// conv_top
module conv_top
#(
    parameter DATA_WIDTH  = 8,
    parameter KERNEL_SIZE = 25
)
(
    input  logic                     i_clk,
    input  logic                     i_arstn,
	input  logic                     i_arstn_perf,
	input  logic                     i_enable_count2,
    input  logic                     i_ready,
    input  logic                     i_valid,
    input  logic [KERNEL_SIZE - 1:0] i_bit_X,
    input  logic [KERNEL_SIZE - 1:0] i_bit_K,
    output logic [              1:0] o_conv,
    output logic                     o_ready,
    output logic                     o_valid,
	output logic [             31:0] o_perf_cycle_count,
	output logic [             31:0] o_perf_cycle_count2
);
make LEC_CHECK=0 CAP_MARGIN=20 CORE_MARGIN=2 CORE_UTILIZATION=72 CTS_CLUSTER_DIAMETER=259 GPL_ROUTABILITY_DRIVEN=1 MAX_ROUTING_LAYER=met4 MIN_ROUTING_LAYER=met1 PLACE_DENSITY_LB_ADDON=0.01 SETUP_SLACK_MARGIN=0.71 SLEW_MARGIN=30 TNS_END_PERCENT=90 finish   # period 5.09 ns
run.sh (not shown) runs the stock make flow with config.mk's settings and CLKGATE_MAP_FILE=.
The starting point completed, yet does not pass: setup timing.
Edit:
CORE_UTILIZATION = 65   (was 72)
CTS_CLUSTER_DIAMETER = default   (was 259)
GPL_ROUTABILITY_DRIVEN = default   (was 1)
MAX_ROUTING_LAYER = default   (was met4)
MIN_ROUTING_LAYER = default   (was met1)
PLACE_DENSITY_LB_ADDON = default   (was 0.01)
SETUP_SLACK_MARGIN = default   (was 0.71)
SLEW_MARGIN = 20   (was 30)
TNS_END_PERCENT = default   (was 90)
clock period = 8.31 ns   (was 5.09 ns; I/O delays follow)
This time the run ran to the end with no violations. Register-to-register slack gains 3.2 ns. Setup slack gains 2.4 ns. Die size came out higher by about 10%. Worst hold slack gains 0.061 ns. Cell count came out lower by 7.4%. Final area came out lower by about 6%. Power came out lower by about 47%.
Edit:
CORE_UTILIZATION = 38   (was 65)
clock period = 16.8 ns   (was 8.31 ns; I/O delays follow)
Routed wire length grows by 5.3%.
Total power shrinks by 48%.
Register-to-register slack gains 8.5 ns.
Die area went up by 70%.

========
run 1:
conv_top again, from the RTL that the note above started with.
export LEC_CHECK = 0
export CAP_MARGIN = 20
export CORE_MARGIN = 2
export CORE_UTILIZATION = 57
export CTS_CLUSTER_SIZE = 99
export SLEW_MARGIN = 20
create_clock -name core_clock -period 5.59 [get_ports {i_clk}]
Ran to the end and failed final checks on negative setup slack: run 1.
Edits applied to the flow inputs when going from run 1 to run 2:
Settings: swapping 99 for 27 in CTS_CLUSTER_SIZE; putting CTS_CLUSTER_DIAMETER at 141 where nothing was set; putting SETUP_SLACK_MARGIN at -0.52 where nothing was set; swapping 57 for 72 in CORE_UTILIZATION; swapping 5.59 for 5.32 in the clock period (ns, I/O delays scaled along).
Notes after the runs:
Nothing crashed in run 2 and all stages finished; the problem is that the final layout failed, the offending checks being negative setup slack. Looking at worst setup slack after placement, run 2 sits 160 ps lower than run 1 does. Looking at run 2 and run 1, the worst setup skew after layout is a wash. Run 2 vs run 1, instance count: run 2 lower. From run 1 to run 2 the numbers moved as follows: count of plain and timing-repair buffers in the layout moved up; number of cells produced by synthesis level.
Input-level comparison between run 3 and run 2:
Settings: CTS_CLUSTER_DIAMETER no longer set, was 141; SETUP_SLACK_MARGIN no longer set, was -0.52; CORE_UTILIZATION now 35, was 72; CTS_CLUSTER_SIZE no longer set, was 27; the clock period (ns, I/O delays scaled along) now 9.1, was 5.32.
==> results <==
Run 3 completed every stage of the flow, and the final layout passed the timing, design-rule and antenna checks.
Between run 3 and run 2, the final design area excluding fillers figures differ only marginally.
Share of cell area taken by flip-flops and latches delta (run 3 -> run 2): insignificant
Relative to run 2, count of vias placed by the detailed router decreased by 1,349 in run 3.
Setup slack ended up 2440 ps higher on run 3 than on run 2.
The more densely filled core belongs to run 2, not run 3.
Run 3 vs run 2, slack of the worst reg-to-reg path went up by 3710 ps.
Sort run 3 and run 2 by starting DRC count in detailed routing, descending, and run 2 comes first.
Total chip power (lower): run 3
Re worst clock skew on the final layout: run 3 and run 2 aren't equal, and the lower value belongs to run 2.
Cmp run 3 vs run 2: total wirelength of the detailed-routed design lower in run 3
Higher number of iterations in the first detailed-routing pass among run 3 and run 2: run 2
Here is what was changed in the inputs of run 4 compared with run 3.
Settings: putting SETUP_SLACK_MARGIN at 0.77 where nothing was set; swapping 35 for 70 in CORE_UTILIZATION; putting CTS_CLUSTER_SIZE at 27 where nothing was set; swapping 9.1 for 5.05 in the clock period (ns, I/O delays scaled along).
Findings:
Worst hold slack after final layout delta (run 4 − run 3): unfavourable. Compared to run 3, the routing of run 4 uses more wire. The lower length of routed met2 wiring came out of run 3. Run 4 -> stages 100% | layout checks FAIL | negative setup slack. Total iterations of the first detailed-routing run came out exactly the same in run 4 and run 3.

========
Setup of job 101:
conv_top again, from the RTL that the note above started with.
Design conv_top, start of the top module:
module conv_top
#(
    parameter DATA_WIDTH  = 8,
    parameter KERNEL_SIZE = 25
)
(
    input  logic                     i_clk,
    input  logic                     i_arstn,
	input  logic                     i_arstn_perf,
	input  logic                     i_enable_count2,
    input  logic                     i_ready,
    input  logic                     i_valid,
    input  logic [KERNEL_SIZE - 1:0] i_bit_X,
    input  logic [KERNEL_SIZE - 1:0] i_bit_K,
    output logic [              1:0] o_conv,
    output logic                     o_ready,
    output logic                     o_valid,
	output logic [             31:0] o_perf_cycle_count,
	output logic [             31:0] o_perf_cycle_count2
);
make LEC_CHECK=0 ABC_AREA=1 CAP_MARGIN=10 CORE_MARGIN=10 CORE_UTILIZATION=40 CTS_CLUSTER_DIAMETER=73 CTS_CLUSTER_SIZE=80 GPL_ROUTABILITY_DRIVEN=0 GPL_TIMING_DRIVEN=0 MAX_ROUTING_LAYER=met5 SETUP_SLACK_MARGIN=2.87 SLEW_MARGIN=20 TNS_END_PERCENT=95 finish   # period 10.3 ns
#### Input delta (job 102 over job 101)
Settings: CAP_MARGIN: 10 -> 20; MAX_ROUTING_LAYER: met5 -> unset; TNS_END_PERCENT: 95 -> unset; SLEW_MARGIN: 20 -> 35; CORE_MARGIN: 10 -> 3; SETUP_SLACK_MARGIN: 2.87 -> unset; GPL_TIMING_DRIVEN: 0 -> unset; ABC_AREA: 1 -> unset; CTS_CLUSTER_SIZE: 80 -> unset; GPL_ROUTABILITY_DRIVEN: 0 -> unset; CTS_CLUSTER_DIAMETER: 73 -> unset; the clock period (ns, I/O delays scaled along): 10.3 -> 5.68.
==> results <==
- Although it ran to completion, job 102 produced a layout that fails the final checks because of setup timing.
- Initial antenna violation count: job 102 > job 101
- Diff job 101 -> job 102: xor-xnor portion of the synthesized cell area went up, combinational power grew by 110%, critical path depth went down 1, core occupancy in the finished layout increased 3.7 points.
- Of job 101 and job 102, the lower synthesized cell count belongs to job 102.
- Between job 101 and job 102, the largest incremental delay on the critical path figures differ only marginally.
- Compared with job 101, job 102 shows a lower flop share of the area.
- serial_multipier[21].S_MUL0.I2B0.s_b_ff2 as the worst setup path startpoint was reported by job 101, and serial_multipier[19].S_MUL0.I2B0.s_a_ff2 by job 102.

========
Starting RTL as in the previous note.
export LEC_CHECK = 0
export CAP_MARGIN = 20
export CORE_MARGIN = 2
export CORE_UTILIZATION = 68
export CTS_CLUSTER_DIAMETER = 259
export GPL_ROUTABILITY_DRIVEN = 1
export MAX_ROUTING_LAYER = met5
export MIN_ROUTING_LAYER = met1
export PLACE_DENSITY = 0.44
export SETUP_SLACK_MARGIN = -0.16
export SLEW_MARGIN = 0
export TNS_END_PERCENT = 90
create_clock -name core_clock -period 6.28 [get_ports {i_clk}]
The baseline completed, yet does not pass: negative setup slack.
Rerun with:
CORE_MARGIN = 3   (was 2)
CORE_UTILIZATION = 44   (was 68)
MIN_ROUTING_LAYER = met2   (was met1)
clock period = 7.24 ns   (was 6.28 ns; I/O delays follow)
After rerunning:
- The new run completed and failed the layout checks on negative setup slack
- routed wire length rises by a few percent
- critical path depth does not change
- combinational power falls by about a fifth
Rerun with:
CORE_MARGIN = 2   (was 3)
CORE_UTILIZATION = 66   (was 44)
CTS_CLUSTER_DIAMETER = unset   (was 259)
GPL_ROUTABILITY_DRIVEN = unset   (was 1)
MAX_ROUTING_LAYER = unset   (was met5)
MIN_ROUTING_LAYER = unset   (was met2)
PLACE_DENSITY = unset   (was 0.44)
SETUP_SLACK_MARGIN = unset   (was -0.16)
SLEW_MARGIN = 20   (was 0)
TNS_END_PERCENT = unset   (was 90)
clock period = 10.6 ns   (was 7.24 ns; I/O delays follow)
The new run produced a clean layout.
Clock skew falls by 0.0035 ns.
First-iteration DRC count goes down by 39%.
Flip-flop count is unchanged.
Cell area decreases by 6.4%.
Register-to-register slack is better by 3.2 ns.
Power fell by 38%.
Utilization goes up by 22 points.
Wire length falls by 11%.
Via count fell by 30%.
Critical path depth does not change.
Cell count went down by 16%.
Rerun with:
CORE_UTILIZATION = 65   (was 66)
clock period = 9.79 ns   (was 10.6 ns; I/O delays follow)
Combinational power climbs by a few percent; non-clock buffer count drops by 6; via count barely changes; global-route usage drops by 0.61 points; core utilization drops by 1.3 points; setup slack gets worse by 0.74 ns; final cell count climbs slightly; final area hardly moves; sequential share of layout area stays flat; power climbs by a little under a tenth; synthesized cell count stays the same.

========
job 2040:
Starting RTL as in the previous note.
Settings: LEC_CHECK=0, CAP_MARGIN=40, CORE_MARGIN=2, CORE_UTILIZATION=72, PLACE_DENSITY_LB_ADDON=0.0, SETUP_SLACK_MARGIN=3.43, SLEW_MARGIN=20; clock period 11.6 ns.
Job 2040 reached the end of the flow, and the finished layout is clean on the timing, design-rule and antenna checks.
Changes in job 8324 relative to job 2040:
# job 2040
export LEC_CHECK = 0
export CAP_MARGIN = 40
export CORE_MARGIN = 2
export CORE_UTILIZATION = 72
export PLACE_DENSITY_LB_ADDON = 0.0
export SETUP_SLACK_MARGIN = 3.43
export SLEW_MARGIN = 20
create_clock -name core_clock -period 11.6 [get_ports {i_clk}]
# job 8324
export LEC_CHECK = 0
export ABC_AREA = 1
export CAP_MARGIN = 20
export CORE_MARGIN = 2
export CORE_UTILIZATION = 66
export CTS_CLUSTER_SIZE = 97
export SLEW_MARGIN = 20
create_clock -name core_clock -period 7.04 [get_ports {i_clk}]
Results
The flow completed for job 8324, but it is not clean: the layout still shows setup timing.
In the reports for job 2040 and job 8324, the larger yosys-reported design area after synthesis belongs to job 8324.
Job 8324 gives more vertical die dimension than job 2040 did.
NOTE average vias per placed instance job 2040->job 8324 decreased by more than 10%
Job 8324 reports a lower initial antenna violation count than job 2040 does.
Logic depth of the worst setup path including buffers was lower in the run labelled job 2040.
[inputs] job 4644 vs job 8324
# job 8324
export LEC_CHECK = 0
export ABC_AREA = 1
export CAP_MARGIN = 20
export CORE_MARGIN = 2
export CORE_UTILIZATION = 66
export CTS_CLUSTER_SIZE = 97
export SLEW_MARGIN = 20
create_clock -name core_clock -period 7.04 [get_ports {i_clk}]
# job 4644
export LEC_CHECK = 0
export CAP_MARGIN = 20
export CORE_MARGIN = 2
export CORE_UTILIZATION = 40
export SLEW_MARGIN = 20
create_clock -name core_clock -period 8.74 [get_ports {i_clk}]
[summary]
Job 4644: done, clean on timing, DRC and antenna
Job 8324 leaves less setup margin than job 4644.
Job 4644 — share of synthesized cell area in full adder, half adder and majority cells 0.70 points higher, job 8324 as reference
Part of the cycle the worst path needs: job 4644 vs job 8324 down 9.4 points
Number of nets produced by synthesis in job 4644 is 33% lower than in job 8324
The run with more routed wire is job 8324, not job 4644.
### job 4644 -> job 885
# job 4644
export LEC_CHECK = 0
export CAP_MARGIN = 20
export CORE_MARGIN = 2
export CORE_UTILIZATION = 40
export SLEW_MARGIN = 20
create_clock -name core_clock -period 8.74 [get_ports {i_clk}]
# job 885
export LEC_CHECK = 0
export CAP_MARGIN = 20
export CORE_MARGIN = 2
export CORE_UTILIZATION = 70
export CTS_CLUSTER_DIAMETER = 141
export SETUP_SLACK_MARGIN = 1.17
export SLEW_MARGIN = 20
create_clock -name core_clock -period 7.86 [get_ports {i_clk}]
Findings:
Between job 885 and job 4644, it is job 885 whose final clock period utilization by the worst path is higher, by 1.8 points.
Looking at worst hold margin, job 885 sits below job 4644.
Total power (job 4644 / job 885): 0.901
Summary of job 885 over job 4644: tally of filler cells in the layout -4,883; number of standard cells in the layout, taps in and fillers out -about 13%; sequential cell count ~0 delta; wire length of the first global-routing pass -about 5%; final non-filler cell area -about 2.2%.
Looking at wire length on met3, job 885 sits below job 4644.
For count of clock-buffer cells in the layout, dividing the value from job 4644 by the value from job 885 gives 1.12.
Between job 4644 and job 885, the flow reports internal power component increasing by more than 10%.
Setup changes, job 885 to job 5201
# job 885
export LEC_CHECK = 0
export CAP_MARGIN = 20
export CORE_MARGIN = 2
export CORE_UTILIZATION = 70
export CTS_CLUSTER_DIAMETER = 141
export SETUP_SLACK_MARGIN = 1.17
export SLEW_MARGIN = 20
create_clock -name core_clock -period 7.86 [get_ports {i_clk}]
# job 5201
export LEC_CHECK = 0
export CAP_MARGIN = 20
export CORE_MARGIN = 2
export CORE_UTILIZATION = 72
export CTS_CLUSTER_DIAMETER = 141
export CTS_CLUSTER_SIZE = 27
export PLACE_DENSITY_LB_ADDON = 0.19
export SETUP_SLACK_MARGIN = 1.49
export SLEW_MARGIN = 20
create_clock -name core_clock -period 5.05 [get_ports {i_clk}]
--- outcome ---
- Ran to the end and failed final checks on setup timing: job 5201.
- Note that the global-route wire length before repair recorded for job 5201 amounts to 1.10 times the value seen in job 885.
- Higher core box area among job 885 and job 5201: job 885
- Job 5201 ended up with serial_multipier[21].S_MUL0.I2B0.s_a_ff1$_DFFE_PN0P_ as its start point of the critical path; job 885 ended up with serial_multipier[7].S_MUL0.I2B0.s_a_ff1$_DFFE_PN0P_.
- | maximum fanout encountered on the critical timing path | job 5201 vs job 885 | 2 lower |

========
## build 84
Starting RTL as in the previous note.
// conv_top
module conv_top
#(
    parameter DATA_WIDTH  = 8,
    parameter KERNEL_SIZE = 25
)
(
    input  logic                     i_clk,
    input  logic                     i_arstn,
	input  logic                     i_arstn_perf,
	input  logic                     i_enable_count2,
    input  logic                     i_ready,
    input  logic                     i_valid,
    input  logic [KERNEL_SIZE - 1:0] i_bit_X,
    input  logic [KERNEL_SIZE - 1:0] i_bit_K,
    output logic [              1:0] o_conv,
    output logic                     o_ready,
    output logic                     o_valid,
	output logic [             31:0] o_perf_cycle_count,
	output logic [             31:0] o_perf_cycle_count2
);
make LEC_CHECK=0 ABC_AREA=1 CAP_MARGIN=20 CORE_ASPECT_RATIO=0.93 CORE_MARGIN=2 CORE_UTILIZATION=72 CTS_CLUSTER_DIAMETER=27 CTS_CLUSTER_SIZE=76 GPL_ROUTABILITY_DRIVEN=1 MAX_ROUTING_LAYER=met5 MIN_ROUTING_LAYER=met1 PLACE_DENSITY=0.39 SETUP_SLACK_MARGIN=1.34 SLEW_MARGIN=0 TNS_END_PERCENT=100 finish   # period 5.64 ns
No crash in build 84: every stage finished, but the layout fails its final checks due to negative setup slack.
#### Input delta (build 51 over build 84)
--- a/flow/config.mk
+++ b/flow/config.mk
@@ -7,9 +7,6 @@
 export LEC_CHECK = 0
-export ABC_AREA = 1
 export CAP_MARGIN = 20
-export CORE_ASPECT_RATIO = 0.93
 export CORE_MARGIN = 2
 export CORE_UTILIZATION = 72
-export CTS_CLUSTER_DIAMETER = 27
-export CTS_CLUSTER_SIZE = 76
+export CTS_CLUSTER_DIAMETER = 259
 export GPL_ROUTABILITY_DRIVEN = 1
@@ -18,4 +15,4 @@
 export PLACE_DENSITY = 0.39
-export SETUP_SLACK_MARGIN = 1.34
+export SETUP_SLACK_MARGIN = -0.16
 export SLEW_MARGIN = 0
-export TNS_END_PERCENT = 100
+export TNS_END_PERCENT = 90
## What came out
Build 51 ended with less final standard cell utilization of the core than build 84.
Build 51 against build 84; met3 layer wire length in the routed design is down by more than half.
Lower later-pin clock latency in the skew report goes to build 51 over build 84.
Compared with build 84, build 51 shows a lower wire length.
A type of the most critical hold path of flop to flop is what build 51 shows, while input pin to async pin belongs to build 84.
Delta (build 51 minus build 84): HPWL after detailed placement went down about 9%, die size down 3.2%, first-pass GRT wire length shows a reduction of 31%.
Build 84 ran in full, but the layout does not pass; the checks complain about negative setup slack.
Ran to the end and failed final checks on negative setup slack: build 51.
Compared to build 84, build 51 has maximum number of pins on one net before global-route repair 29 lower.
For build 27, these inputs were changed with respect to build 51:
==> flow/config.mk <==
export PLATFORM = sky130hd
export DESIGN_NAME = conv_top
export DESIGN_NICKNAME = conv_top
export VERILOG_FILES = /design/flow/design.v
export SDC_FILE = /design/flow/constraint.sdc
export NUM_CORES = 4
export LEC_CHECK = 0
export CAP_MARGIN = 20
export CORE_MARGIN = 2
export CORE_UTILIZATION = 40
export SLEW_MARGIN = 20
==> flow/constraint.sdc <==
create_clock -name core_clock -period 9.1 [get_ports {i_clk}]
set_input_delay 1.8200 -clock core_clock [delete_from_list [all_inputs] [get_ports {i_clk}]]
set_output_delay 1.8200 -clock core_clock [all_outputs]
set_load 0.01 [all_outputs]
Notes after the runs:
Across build 51 and build 27, a clean result was obtained everywhere but in build 51. Going from build 51 to build 27, maximum number of pins on one net before global-route repair grew by a few percent. [compare] base=build 51 new=build 27: xor/xnor cell area share of the yosys netlist level, highest fanout seen on the critical path shows an increase of 2, worst setup margin went up by 2.22 ns, signal arrival time at the worst endpoint went up by 0.55 ns, first-pass detailed-route iteration total fell by 1.
Changes in build 89 relative to build 27:
--- a/flow/config.mk
+++ b/flow/config.mk
@@ -7,5 +7,5 @@
 export LEC_CHECK = 0
-export CAP_MARGIN = 20
+export CAP_MARGIN = 40
 export CORE_MARGIN = 2
-export CORE_UTILIZATION = 40
+export CORE_UTILIZATION = 72
 export SLEW_MARGIN = 20
==> flow/constraint.sdc <==
create_clock -name core_clock -period 11.6 [get_ports {i_clk}]
set_input_delay 2.3200 -clock core_clock [delete_from_list [all_inputs] [get_ports {i_clk}]]
set_output_delay 2.3200 -clock core_clock [all_outputs]
set_load 0.01 [all_outputs]
==> results <==
- Going from build 27 to build 89, number of well taps down 43%; wire length down 310 µm; power in combinational cells down 17%; final hold slack up 0.0090 ns.
What build 82 does differently from build 89 at the input level:
--- a/flow/config.mk
+++ b/flow/config.mk
@@ -7,5 +7,8 @@
 export LEC_CHECK = 0
-export CAP_MARGIN = 40
+export CAP_MARGIN = 5
 export CORE_MARGIN = 2
 export CORE_UTILIZATION = 72
+export CTS_CLUSTER_DIAMETER = 141
+export CTS_CLUSTER_SIZE = 27
+export SETUP_SLACK_MARGIN = 1.46
 export SLEW_MARGIN = 20
==> flow/constraint.sdc <==
create_clock -name core_clock -period 5.05 [get_ports {i_clk}]
set_input_delay 1.0100 -clock core_clock [delete_from_list [all_inputs] [get_ports {i_clk}]]
set_output_delay 1.0100 -clock core_clock [all_outputs]
set_load 0.01 [all_outputs]
--- outcome ---
Compared with build 89, build 82 shows a share of final layout cell area taken by non-clock buffers that is 6.0 points higher. Sort build 89 and build 82 by total power desc -> top: build 82. Of build 89 and build 82, the run reporting the lower sequential share of cell area was build 82. Setup TNS after final layout down 4.19 ns in build 82 wrt build 89. [build 82] flow finished | final checks: failed | reasons: negative setup slack. Taking build 89 as the reference, in build 82 switching part of the total power grew by 0.30 points, design area grew by about 3%, remaining number of nets flagged by the antenna check after routing held steady. Compared to build 89, the routing of build 82 uses more wire. What build 82 reported for detailed placement HPWL has to be multiplied by 0.915 to get the figure for build 89.
No activity file was given, so power comes from the tool's default toggle rates.
